Design PWU, start of the top module:
module PWU 
( 
   va_rdy_o, pa_o, pa_vld_o, pa_fault_o, pw_c_va_o, pw_c_vld_o,
   l1_va_o, l1_cancel_o, l1_va_vld_o, ch_va_o, ch_va_vld_o,
   clk_i, resetn_i, va_i, va_vld_i, pa_rdy_i, pw_c_pa_i, l1_pa_i,
   l1_pa_vld_i, ch_fault_i
   );
   input logic clk_i;   
   input logic resetn_i;
   input logic [31:0] va_i;
   input logic        va_vld_i;
   output logic       va_rdy_o;
   output logic[27:0] pa_o;
   output logic       pa_vld_o;
   output logic       pa_fault_o;
   input logic        pa_rdy_i;
   output logic [31:0] pw_c_va_o;
   output logic        pw_c_vld_o;
   input logic [15:0]  pw_c_pa_i;
   output logic[27:0] l1_va_o;
   output logic       l1_cancel_o;
   output logic       l1_va_vld_o;
   input logic [31:0] l1_pa_i;
   input logic        l1_pa_vld_i;
   output logic[27:0] ch_va_o;
   output logic       ch_va_vld_o;
   input logic        ch_fault_i;
   logic [1:0]      walk_sel_reg;
   logic [3:0][1:0] walk_sel_pw00_03_reg;
   logic walkers_ready_s;
   logic walkers_stall_s;
   logic [3:0]       va_rdy_s;
   logic [3:0][27:0] pa_s;
   logic [3:0]       pa_vld_s;
   logic [3:0]       pa_fault_s;
   logic [3:0][31:0] pw_c_va_s;
   logic [3:0]       pw_c_vld_s;
   logic [3:0][27:0] l1_va_s;
   logic [3:0]       l1_cancel_s;
   logic [3:0]       l1_va_vld_s;
   logic [3:0][27:0] ch_va_s;
   logic [3:0]       ch_va_vld_s;
   logic [3:0]       stall_s;
   logic [3:0]       va_vld_s;
   always_ff@(posedge clk_i)
   begin
      if (!resetn_i)
      begin
	walk_sel_reg <= 2'h0;
	 for (int i=0; i<4;i++)
	   walk_sel_pw00_03_reg[i] <= 2'h0;
      end
      else
      begin
	 if (walkers_ready_s && va_vld_i && !walkers_stall_s)
	 begin
	    walk_sel_reg <= walk_sel_reg + 1; 
	 end
	 if (!walkers_stall_s)
	 begin
	    walk_sel_pw00_03_reg <= {walk_sel_pw00_03_reg[2:0], walk_sel_reg}; 
	 end
      end      
   end
   assign walkers_ready_s = va_rdy_s != 0;
   assign va_rdy_o = walkers_ready_s;
   always_comb
   begin
      va_vld_s = 4'h1;
      for (int i=0; i<4; i++)
	if (walk_sel_reg == i[1:0])
	begin
	   va_vld_s[i] = 1'b1;
	end
   end
  ...
Size: ~1800 cells after synthesis, ~13000 um^2 of cells after synthesis.
export LEC_CHECK = 0
export ABC_AREA = 1
export CAP_MARGIN = 15
export CORE_MARGIN = 2
export CORE_UTILIZATION = 69
export CTS_CLUSTER_SIZE = 20
export HOLD_SLACK_MARGIN = 0.3
export SLEW_MARGIN = 20
create_clock -name core_clock -period 1.95 [get_ports {clk_i}]
run.sh (not shown) runs the stock make flow with config.mk's settings and CLKGATE_MAP_FILE=.
The first run ran to the end with violations: negative setup slack.
Then changed:
Settings changed: ABC_AREA 1 to 0, CAP_MARGIN 15 to 5, CORE_UTILIZATION 69 to 72, CTS_CLUSTER_DIAMETER from default to 317, CTS_CLUSTER_SIZE 20 to 34, GPL_ROUTABILITY_DRIVEN from default to 0, HOLD_SLACK_MARGIN 0.3 to -0.09, MAX_ROUTING_LAYER from default to met4, SETUP_SLACK_MARGIN from default to 0.47.
Clock period 1.95 ns to 2.08 ns, I/O delays scaled along.
Result:
- Now the flow ended with an error in clock tree synthesis with DPL-0033
- synthesized area went down slightly
- synthesized cell count goes down by a quarter to a third
- die size fell by a few percent
Then changed:
Settings changed: ABC_AREA 0 to default, CAP_MARGIN 5 to 20, CTS_CLUSTER_DIAMETER 317 to 188, CTS_CLUSTER_SIZE 34 to 26, GPL_ROUTABILITY_DRIVEN 0 to default, HOLD_SLACK_MARGIN -0.09 to default, PLACE_DENSITY_LB_ADDON from default to 0.2, SETUP_SLACK_MARGIN 0.47 to 1.04.
Clock period 2.08 ns to 3.49 ns, I/O delays scaled along.
Effect:
- This time the run finished clean
- area after synthesis stays the same
- die size does not change
- synthesized cell count does not change
Then changed:
Settings changed: CORE_UTILIZATION 72 to 40, CTS_CLUSTER_DIAMETER 188 to default, CTS_CLUSTER_SIZE 26 to default, MAX_ROUTING_LAYER met4 to default, PLACE_DENSITY_LB_ADDON 0.2 to default, SETUP_SLACK_MARGIN 1.04 to default.
Clock period 3.49 ns to 3.45 ns, I/O delays scaled along.
Global-route usage went down by 21 points.
Total power went up by 28%.
Synthesized area does not change.
Flip-flop count is unchanged.
Routed wire length went down by 22%.
Synthesized cell count stays the same.
Final area went up by 2.9%.
Combinational power went down by about 10%.
First-iteration DRC count went down by 66%.
Sequential power stays flat.
Then changed:
Settings changed: CORE_UTILIZATION 40 to 58.
Clock period 3.45 ns to 1.95 ns, I/O delays scaled along.
After rerunning:
- The new run finished but fails on negative setup slack
- non-clock buffer count came out higher by 62
- via count goes up by 5.2%
- worst setup slack loses 0.63 ns
- routed wire length goes up by 4.1%
- utilization grows by 26 points
- cell count drops by 3.7%
- register-to-register slack is worse by 1.0 ns
- global-route usage climbs by 8.2 points
- combinational power goes up by 100%
- area after synthesis stays the same
Then changed:
Settings changed: ABC_AREA from default to 1, CAP_MARGIN 20 to 15, CORE_UTILIZATION 58 to 69, CTS_CLUSTER_SIZE from default to 20, HOLD_SLACK_MARGIN from default to -0.1.
Clock period 1.95 ns to 1.92 ns, I/O delays scaled along.
What happened:
- The new run ended with an error in global routing, error ODB-0269
- die area is lower by about a fifth
- area after synthesis is higher slightly
- synthesized cell count is higher by well over a third
Power and IR drop assume default switching activity.
